Setup of old:
// synchro
module synchro(
	input i_clk,
	input i_rst,
	input i_write,
	input[7:0] i_char,
	output o_full,
	output o_check,
	output[14 - 1:0] o_deg
	);
Size: roughly 380 flip-flops, ~27 I/O pins.
clock: 4.82 ns
lec_check: 0
abc_area: 0
cap_margin: 15
cell_pad_in_sites_global_placement: 0
core_aspect_ratio: 1.1
core_margin: 2
core_utilization: 72
cts_cluster_diameter: 25
cts_cluster_size: 40
gpl_timing_driven: 1
min_routing_layer: met1
place_density_lb_addon: 0.0
setup_slack_margin: 1.24
slew_margin: 0
tns_end_percent: 5
run.sh (not shown) runs the stock make flow with config.mk's settings and CLKGATE_MAP_FILE=.
old had finished all stages when the layout checks came back failing, citing setup timing.
Edits applied to the flow inputs when going from old to new:
- swapping 25 for 29 in CTS_CLUSTER_DIAMETER
- swapping 15 for 20 in CAP_MARGIN
- clearing CTS_CLUSTER_SIZE, which used to be 40
- swapping 1.24 for 1.69 in SETUP_SLACK_MARGIN
- swapping 0 for 10 in SLEW_MARGIN
- swapping 1.1 for 1.03 in CORE_ASPECT_RATIO
- swapping 4.82 for 5.91 in the clock period (ns, I/O delays scaled along)
[summary]
Compared with old, in new final critical-path share of the clock period has decreased, starting DRC count in detailed routing fell by about 40%, post-detailed-placement cell area decreased by 0.0010 mm^2 relative to the old numbers, clock slew seen by the registers of the worst setup and hold paths flat.
Of old and new, new shows the lower layout clock buffer count, with old above it.
new finished all stages; layout check result: FAIL, due to setup timing.
Taking old over new, the leakage power figure ratio works out to 1.07.
Data arrival time of the critical path ends up lower on new.
Summary: with old as the reference, final total power in new moved down by more than 10%.


synchro again, from the RTL that the note above started with.
## synchro
module synchro(
	input i_clk,
	input i_rst,
	input i_write,
	input[7:0] i_char,
	output o_full,
	output o_check,
	output[14 - 1:0] o_deg
	);
integer i;
enum {IDLE,IDT,DATA,DEG,CHECK} state_w,state_r;
logic[7:0] cnt_w,cnt_r;
logic[7:0] char_w[7:0],char_r[7:0];
logic[2:0] r_w,r_r,w_w,w_r;
logic[7:0] char;
logic[7:0] check_w,check_r;
logic[7:0] checksum_w,checksum_r,tmp;
logic check;
logic[23:0] SI_w,SI_r;
logic[3:0] pos;
enum {INT,FRC} dstate_w,dstate_r;
logic[63:0] decimal_w,decimal_r;
logic[13:0] deg,deg_w,deg_r;
logic[3:0] frccnt_w,frccnt_r;
logic finished;
binary2deg xbinary2deg(.i_clk(i_clk),.i_rst(i_rst),.i_start(check && (pos == 1)),.i_decimal(decimal_r),.i_frccnt(frccnt_r),.o_deg(deg),.o_finished(finished));
assign o_full = ((w_r + 1) == r_r)? 1 : 0;
assign o_check = check;
assign o_deg = deg_r;
always@(*) begin
	for(i = 0; i < 8; i = i + 1) begin
		char_w[i] = char_r[i];
	end
	if(i_write) begin
		w_w = w_r + 1;
		char_w[w_r] = i_char;
	end
	else begin
		w_w = w_r;
	end
	if(w_r != r_r) begin
		char = char_r[r_r];
		r_w = r_r + 1;
	end
	else begin
		char = 0;
		r_w = r_r;
	end
end
always@(*) begin
	pos = 0;
	case(SI_r)
		{"H","D","G"} : begin
			pos = 1;
		end
		{"H","D","T"} : begin
			pos = 1;
		end
	endcase
end
always@(*) begin
	if(finished)
		deg_w = deg;
	else
		deg_w = deg_r;
end
always@(*) begin
	check = 0;
	checksum_w = checksum_r;
	SI_w = SI_r;
	decimal_w = decimal_r;
	tmp = 0;
	frccnt_w = frccnt_r;
	state_w = state_r;
	dstate_w = dstate_r;
	cnt_w = cnt_r;
	check_w = check_r;
	if(w_r != r_r) begin
		case(state_r)
			IDLE: begin
				check_w = 0;
				decimal_w = 0;
				frccnt_w = 0;
				dstate_w = INT;
				if(char == "$") begin
					state_w = IDT;
				end
				else begin
					state_w = state_r;
				end
				cnt_w = 0;
			end
			IDT: begin
				if(cnt_r == 4) begin
  ...
make LEC_CHECK=0 ABC_AREA=0 CAP_MARGIN=20 CELL_PAD_IN_SITES_GLOBAL_PLACEMENT=0 CORE_ASPECT_RATIO=1.03 CORE_MARGIN=2 CORE_UTILIZATION=72 CTS_CLUSTER_DIAMETER=389 GPL_TIMING_DRIVEN=1 MIN_ROUTING_LAYER=met1 PLACE_DENSITY_LB_ADDON=0.0 SETUP_SLACK_MARGIN=0.89 SLEW_MARGIN=10 TNS_END_PERCENT=5 finish   # period 6.06 ns
The baseline finished but failed the layout checks on setup timing.
Change:
==> flow/config.mk (replaced) <==
export PLATFORM = sky130hd
export DESIGN_NAME = synchro
export DESIGN_NICKNAME = synchro
export VERILOG_FILES = /design/flow/design.v
export SDC_FILE = /design/flow/constraint.sdc
export NUM_CORES = 4
export LEC_CHECK = 0
export CAP_MARGIN = 20
export CORE_MARGIN = 2
export CORE_UTILIZATION = 72
export CTS_CLUSTER_DIAMETER = 28
export PLACE_DENSITY_LB_ADDON = 0.0
export SETUP_SLACK_MARGIN = 1.5
export SLEW_MARGIN = 20
==> flow/constraint.sdc (replaced) <==
create_clock -name core_clock -period 5.69 [get_ports {i_clk}]
set_input_delay 1.1380 -clock core_clock [delete_from_list [all_inputs] [get_ports {i_clk}]]
set_output_delay 1.1380 -clock core_clock [all_outputs]
set_load 0.01 [all_outputs]
What happened:
- The new run ran to the end with violations: setup timing
- area after synthesis does not change
- utilization goes up by 9.0 points
- power rises by about 60%
Change:
--- a/flow/config.mk
+++ b/flow/config.mk
@@ -7,2 +7,3 @@
 export LEC_CHECK = 0
+export ABC_AREA = 1
 export CAP_MARGIN = 20
@@ -10,5 +11,7 @@
 export CORE_UTILIZATION = 72
-export CTS_CLUSTER_DIAMETER = 28
-export PLACE_DENSITY_LB_ADDON = 0.0
-export SETUP_SLACK_MARGIN = 1.5
+export CTS_CLUSTER_DIAMETER = 397
+export CTS_CLUSTER_SIZE = 10
+export PLACE_DENSITY = 0.4
+export SETUP_SLACK_MARGIN = 1.8
 export SLEW_MARGIN = 20
+export TNS_END_PERCENT = 5
==> flow/constraint.sdc (replaced) <==
create_clock -name core_clock -period 6.12 [get_ports {i_clk}]
set_input_delay 1.2240 -clock core_clock [delete_from_list [all_inputs] [get_ports {i_clk}]]
set_output_delay 1.2240 -clock core_clock [all_outputs]
set_load 0.01 [all_outputs]
Result: With this change the flow passed the timing, design-rule and antenna checks; routed wire length fell by about 22%; design area fell by about 7%; power fell by about 40%; maximum frequency rose by about 18%.
Change:
--- a/flow/config.mk
+++ b/flow/config.mk
@@ -11,7 +11,2 @@
 export CORE_UTILIZATION = 72
-export CTS_CLUSTER_DIAMETER = 397
-export CTS_CLUSTER_SIZE = 10
-export PLACE_DENSITY = 0.4
-export SETUP_SLACK_MARGIN = 1.8
 export SLEW_MARGIN = 20
-export TNS_END_PERCENT = 5
==> flow/constraint.sdc (replaced) <==
create_clock -name core_clock -period 6.71 [get_ports {i_clk}]
set_input_delay 1.3420 -clock core_clock [delete_from_list [all_inputs] [get_ports {i_clk}]]
set_output_delay 1.3420 -clock core_clock [all_outputs]
set_load 0.01 [all_outputs]
Result: Setup slack is worse by 270 ps. Cell area decreases by a few percent. Combinational power decreases by roughly a tenth. Fmax decreases by about a fifth. Non-clock buffer count decreases by 40. Total power decreases by a few percent. Routed wire length decreases by a few percent. Synthesized area stays the same. Hold slack is worse by 12 ps. Clock-buffer cell count decreases by 4. Global-route usage decreases by 1.4 points.
Change:
--- a/flow/config.mk
+++ b/flow/config.mk
@@ -7,3 +7,3 @@
 export LEC_CHECK = 0
-export ABC_AREA = 1
+export ABC_AREA = 0
 export CAP_MARGIN = 20
@@ -11,2 +11,5 @@
 export CORE_UTILIZATION = 72
+export HOLD_SLACK_MARGIN = 0.29
+export PLACE_DENSITY = 0.35
+export SETUP_SLACK_MARGIN = 1.36
 export SLEW_MARGIN = 20
==> flow/constraint.sdc (replaced) <==
create_clock -name core_clock -period 4.81 [get_ports {i_clk}]
set_input_delay 0.9620 -clock core_clock [delete_from_list [all_inputs] [get_ports {i_clk}]]
set_output_delay 0.9620 -clock core_clock [all_outputs]
set_load 0.01 [all_outputs]
Effect: The new run aborted during global routing on ODB-0269; die area came out lower by a few percent; synthesized cell count came out lower by about a fifth; area after synthesis came out lower by a few percent.
Change:
--- a/flow/config.mk
+++ b/flow/config.mk
@@ -7,9 +7,12 @@
 export LEC_CHECK = 0
-export ABC_AREA = 0
+export ABC_AREA = 1
 export CAP_MARGIN = 20
+export CORE_ASPECT_RATIO = 0.69
 export CORE_MARGIN = 2
 export CORE_UTILIZATION = 72
-export HOLD_SLACK_MARGIN = 0.29
-export PLACE_DENSITY = 0.35
-export SETUP_SLACK_MARGIN = 1.36
+export CTS_CLUSTER_DIAMETER = 397
+export CTS_CLUSTER_SIZE = 10
+export PLACE_DENSITY = 0.4
+export SETUP_SLACK_MARGIN = 1.8
 export SLEW_MARGIN = 20
+export TNS_END_PERCENT = 5
==> flow/constraint.sdc (replaced) <==
create_clock -name core_clock -period 5.98 [get_ports {i_clk}]
set_input_delay 1.1960 -clock core_clock [delete_from_list [all_inputs] [get_ports {i_clk}]]
set_output_delay 1.1960 -clock core_clock [all_outputs]
set_load 0.01 [all_outputs]
Effect: With this change the flow ran to the end with no violations; die size is higher by 4.1%; synthesized cell count is higher by 25%; synthesized area is higher by 4.1%.
Power is estimated from default activity; no workload was simulated.
